== run 1 ==
// calc_logic
module calc_logic(
   input clk,
   input rst,
   input [4:0] keycode,
   input newkey,
   output [15:0] Xdisplay,
   output LED_NEG_digit,
   output LED_OVW
   );
   localparam[4:0] KEY_CE = 5'b01100,
                   KEY_CA = 5'b00100,
                   KEY_MULTI = 5'b01001,
                   KEY_SUB = 5'b01010,
                   KEY_ADD = 5'b01011,
                   KEY_SQR = 5'b00001,
                   KEY_CH_SIGN = 5'b00010,
                   KEY_EQUALS = 5'b00011;
   reg signed [17:0] X, nextX, Y, nextY, ANS;
   reg [1:0] OP, nextOP;
   wire ADD = (OP == KEY_ADD [1:0]);
   wire SUB = (OP == KEY_SUB [1:0]);
   wire MULTI = (OP == KEY_MULTI [1:0]);        
   wire OP_T2 = (newkey && (keycode[4:2] == 3'b010) );
   wire CA = (newkey && (keycode == KEY_CA) );             
   wire CE = (newkey && (keycode == KEY_CE) );
   wire digit = (newkey && (keycode[4] == 1'b1) );
   wire EQUALS = (newkey && (keycode == KEY_EQUALS) );
   wire SQR = (newkey && (keycode == KEY_SQR) );
   wire CH_SIGN = (newkey && (keycode == KEY_CH_SIGN) );
   wire [6:0] CONTROL = {CE, CA, OP_T2, digit, EQUALS, SQR, CH_SIGN};  
   wire signed [17:0] ANS_ADD, ANS_MULTI, ANS_SUB, ANS_SQR, ANS_CH_SIGN;
   assign ANS_ADD = X+Y;
   assign ANS_SUB = Y-X;
   assign ANS_MULTI = X*Y;
   assign ANS_SQR = X*X;
   assign ANS_CH_SIGN = X*-1;  
   assign LED_OVW = X[16]; 
   assign Xdisplay = X[15:0];
   assign LED_NEG_digit = X[17];  
   always @ (ADD, MULTI, SUB, ANS_ADD, ANS_MULTI, ANS_SUB, X)
       case({ADD, SUB, MULTI})
           3'b100: ANS = ANS_ADD;
           3'b010: ANS = ANS_SUB;
           3'b001: ANS = ANS_MULTI;
           default: ANS = X;
       endcase   
   always @ (CONTROL, X, keycode, ANS, ANS_SQR, ANS_CH_SIGN)
       casez(CONTROL)
           7'b1000000: nextX = 18'b0;
           7'b?1?????: nextX = 18'b0;
  ...
Settings: LEC_CHECK=0, CAP_MARGIN=20, CORE_MARGIN=2, CORE_UTILIZATION=50, CTS_CLUSTER_DIAMETER=385, CTS_CLUSTER_SIZE=92, PLACE_DENSITY=0.35, SETUP_SLACK_MARGIN=-0.77, SLEW_MARGIN=20; clock period 8.0 ns.
run.sh (not shown) runs the stock make flow with config.mk's settings and CLKGATE_MAP_FILE=.
Setup changes, run 1 to run 2
Settings: a deleted SETUP_SLACK_MARGIN that had been -0.77; a change of CTS_CLUSTER_DIAMETER from 385 to 359; an added CORE_ASPECT_RATIO of 1.25; an added GPL_ROUTABILITY_DRIVEN of 0; a change of CORE_UTILIZATION from 50 to 40; an added ABC_AREA of 0; a change of SLEW_MARGIN from 20 to 35; a deleted PLACE_DENSITY that had been 0.35; a change of CORE_MARGIN from 2 to 5; a change of CTS_CLUSTER_SIZE from 92 to 61.
--- outcome ---
- Cells: run 2 has more instances than run 1
- Run 2 vs. run 1: wire length after detailed routing shows a reduction of 2100 um; layout net count shows no meaningful change; cell area shows an increase of 70 sq um; final hold slack shows no meaningful change.
- Cell leakage power: run 1 vs run 2, no meaningful difference


Starting RTL as in the previous note.
make LEC_CHECK=0 ABC_AREA=1 CAP_MARGIN=20 CELL_PAD_IN_SITES_GLOBAL_PLACEMENT=2 CORE_ASPECT_RATIO=1.25 CORE_MARGIN=5 CORE_UTILIZATION=40 CTS_CLUSTER_DIAMETER=359 CTS_CLUSTER_SIZE=61 GPL_ROUTABILITY_DRIVEN=0 SLEW_MARGIN=40 finish   # period 8.0 ns
==> next run, changes <==
Settings changed: CAP_MARGIN 20 to 5, CELL_PAD_IN_SITES_GLOBAL_PLACEMENT 2 to 1, CORE_ASPECT_RATIO 1.25 to 0.55, CORE_MARGIN 5 to 4, CORE_UTILIZATION 40 to 28, CTS_CLUSTER_DIAMETER 359 to 264, CTS_CLUSTER_SIZE 61 to not set, HOLD_SLACK_MARGIN set to -0.04, SLEW_MARGIN 40 to 20, TNS_END_PERCENT set to 55.
Outcome: The new run completed without violations; via count is higher slightly; routed wire length is higher by a little under a tenth; design area is higher slightly; total power is higher by a little under a tenth; non-clock buffer count is lower by 5; global-route usage is lower by 5.5 points.


calc_logic again, from the RTL that the note above started with.
==> flow/config.mk <==
export PLATFORM = sky130hd
export DESIGN_NAME = calc_logic
export DESIGN_NICKNAME = calc_logic
export VERILOG_FILES = /design/flow/design.v
export SDC_FILE = /design/flow/constraint.sdc
export NUM_CORES = 4
export LEC_CHECK = 0
export ABC_AREA = 0
export CAP_MARGIN = 20
export CELL_PAD_IN_SITES_DETAIL_PLACEMENT = 0
export CORE_ASPECT_RATIO = 1.21
export CORE_MARGIN = 2
export CORE_UTILIZATION = 70
export CTS_CLUSTER_SIZE = 33
export MIN_ROUTING_LAYER = met1
export PLACE_DENSITY = 0.66
export SETUP_SLACK_MARGIN = 0.89
export SLEW_MARGIN = 20
export TNS_END_PERCENT = 70
==> flow/constraint.sdc <==
create_clock -name core_clock -period 5.98 [get_ports {clk}]
set_input_delay 1.1960 -clock core_clock [delete_from_list [all_inputs] [get_ports {clk}]]
set_output_delay 1.1960 -clock core_clock [all_outputs]
set_load 0.01 [all_outputs]
Then changed:
- CORE_ASPECT_RATIO: 1.21 -> 1.17
- CORE_UTILIZATION: 70 -> 56
- CTS_CLUSTER_SIZE: 33 -> 44
- SETUP_SLACK_MARGIN: 0.89 -> 0.43
- clock period: 5.98 -> 2.54 ns (I/O delays scaled with it)
This time the run completed, yet does not pass: negative setup slack.
Final area is higher by 18%.
Worst setup slack degrades by 3300 ps.
Global-route usage is lower by 4.7 points.
Total power is higher to 2.8 times its value.
Wire length is higher by 7.1%.
Final cell count is higher by 18%.
Clock power is higher by 140%.


== run A ==
calc_logic again, from the RTL that the note above started with.
Settings: LEC_CHECK=0, ABC_AREA=1, CAP_MARGIN=5, CELL_PAD_IN_SITES_GLOBAL_PLACEMENT=1, CORE_ASPECT_RATIO=0.55, CORE_MARGIN=4, CORE_UTILIZATION=28, CTS_CLUSTER_DIAMETER=264, GPL_ROUTABILITY_DRIVEN=0, HOLD_SLACK_MARGIN=-0.04, MIN_ROUTING_LAYER=met2, SLEW_MARGIN=20, TNS_END_PERCENT=55; clock period 8.0 ns.
What run B does differently from run A at the input level:
Settings: HOLD_SLACK_MARGIN no longer set, was -0.04; CELL_PAD_IN_SITES_GLOBAL_PLACEMENT no longer set, was 1; ABC_AREA no longer set, was 1; SETUP_SLACK_MARGIN now -0.77, previously not set; CORE_MARGIN now 2, was 4; CTS_CLUSTER_SIZE now 15, previously not set; CTS_CLUSTER_DIAMETER now 385, was 264; TNS_END_PERCENT no longer set, was 55; GPL_ROUTABILITY_DRIVEN no longer set, was 0; MIN_ROUTING_LAYER no longer set, was met2; CAP_MARGIN now 20, was 5; CORE_UTILIZATION now 40, was 28; CORE_ASPECT_RATIO no longer set, was 0.55.
### Flow results
- Run B finished every step from synthesis to the final layout, and the layout passed the timing, DRC and antenna checks.
- The post-route cell area of run B falls short of that of run A by 1400 um2.
- Note that the depth of the critical timing path with buffers and inverters included recorded for run B amounts to 0.909 times the value seen in run A.
- Run B improves on run A in power.
- On area after synthesis, run A loses to run B.
- On final critical-path required period: between run B and run A, it ends up higher for run A.
- First-pass GRT wire length (run B over run A): decrease, 30%
diff inputs: run B => run C
Settings: CORE_ASPECT_RATIO: unset -> 0.55; SETUP_SLACK_MARGIN: -0.77 -> unset; CTS_CLUSTER_DIAMETER: 385 -> unset; CORE_UTILIZATION: 40 -> 72; CTS_CLUSTER_SIZE: 15 -> unset.
Notes after the runs:
Number of register bits inferred by synthesis: run C vs run B identical
Logic gate fraction of the total cell area: run C higher than run B
In run C, the die span in x came out 0.90 um above the value in run B.
Run C packs its core more tightly than run B.
Run B → run C: number of well taps lost 180, number of buffers outside the clock class in the layout lost 8.3%.
Going from run B to run C, via count grows by 226.
Total power shrinks slightly when moving from run B to run C.
Changes in run D relative to run C:
Settings: CORE_UTILIZATION: 72 -> 50; CORE_ASPECT_RATIO: 0.55 -> 0.5; SETUP_SLACK_MARGIN: unset -> 2.31; PLACE_DENSITY: unset -> 0.35; CTS_CLUSTER_DIAMETER: unset -> 20; TNS_END_PERCENT: unset -> 20; CTS_CLUSTER_SIZE: unset -> 92; ABC_AREA: unset -> 1.
### Flow results
Measured against each other, run D and run C differ in clock share of power, the higher figure coming from run C.
Against run C as the reference, run D delivers a higher number of cells after detailed placement.
Run D ends up with higher final cell count than run C does.
Against run C, run D comes in 0.58 points lower on sequential share of layout area.
Edits applied to the flow inputs when going from run D to run E:
Settings: CTS_CLUSTER_DIAMETER now 264, was 20; SETUP_SLACK_MARGIN now 2.19, was 2.31; CTS_CLUSTER_SIZE no longer set, was 92; CORE_MARGIN now 4, was 2; PLACE_DENSITY no longer set, was 0.35; CORE_UTILIZATION now 28, was 50; TNS_END_PERCENT no longer set, was 20; CELL_PAD_IN_SITES_GLOBAL_PLACEMENT now 1, previously not set; CORE_ASPECT_RATIO now 0.55, was 0.5.
Findings:
- In run E relative to run D, wire length on met3 had gone down by a little under 10%.
- Run E vs run D: number of buffers and inverters on the critical path up
- Per the comparison of run E with run D, via count of the first global-routing pass moved down; power higher.
- Every run (run E and run D) finished clean.
- Run D vs run E, source of the critical timing path: X[5] vs Y[3]
- Wire: run E routes more than run D
- [compare] base=run D new=run E: final core utilization decreased by 23 points relative to the old numbers; wire length of the first global-routing pass rose by about 10%; hold slack shows a reduction of 0.0030 ns.
Power figures rest on the tool's default switching activity, not on a simulated workload.
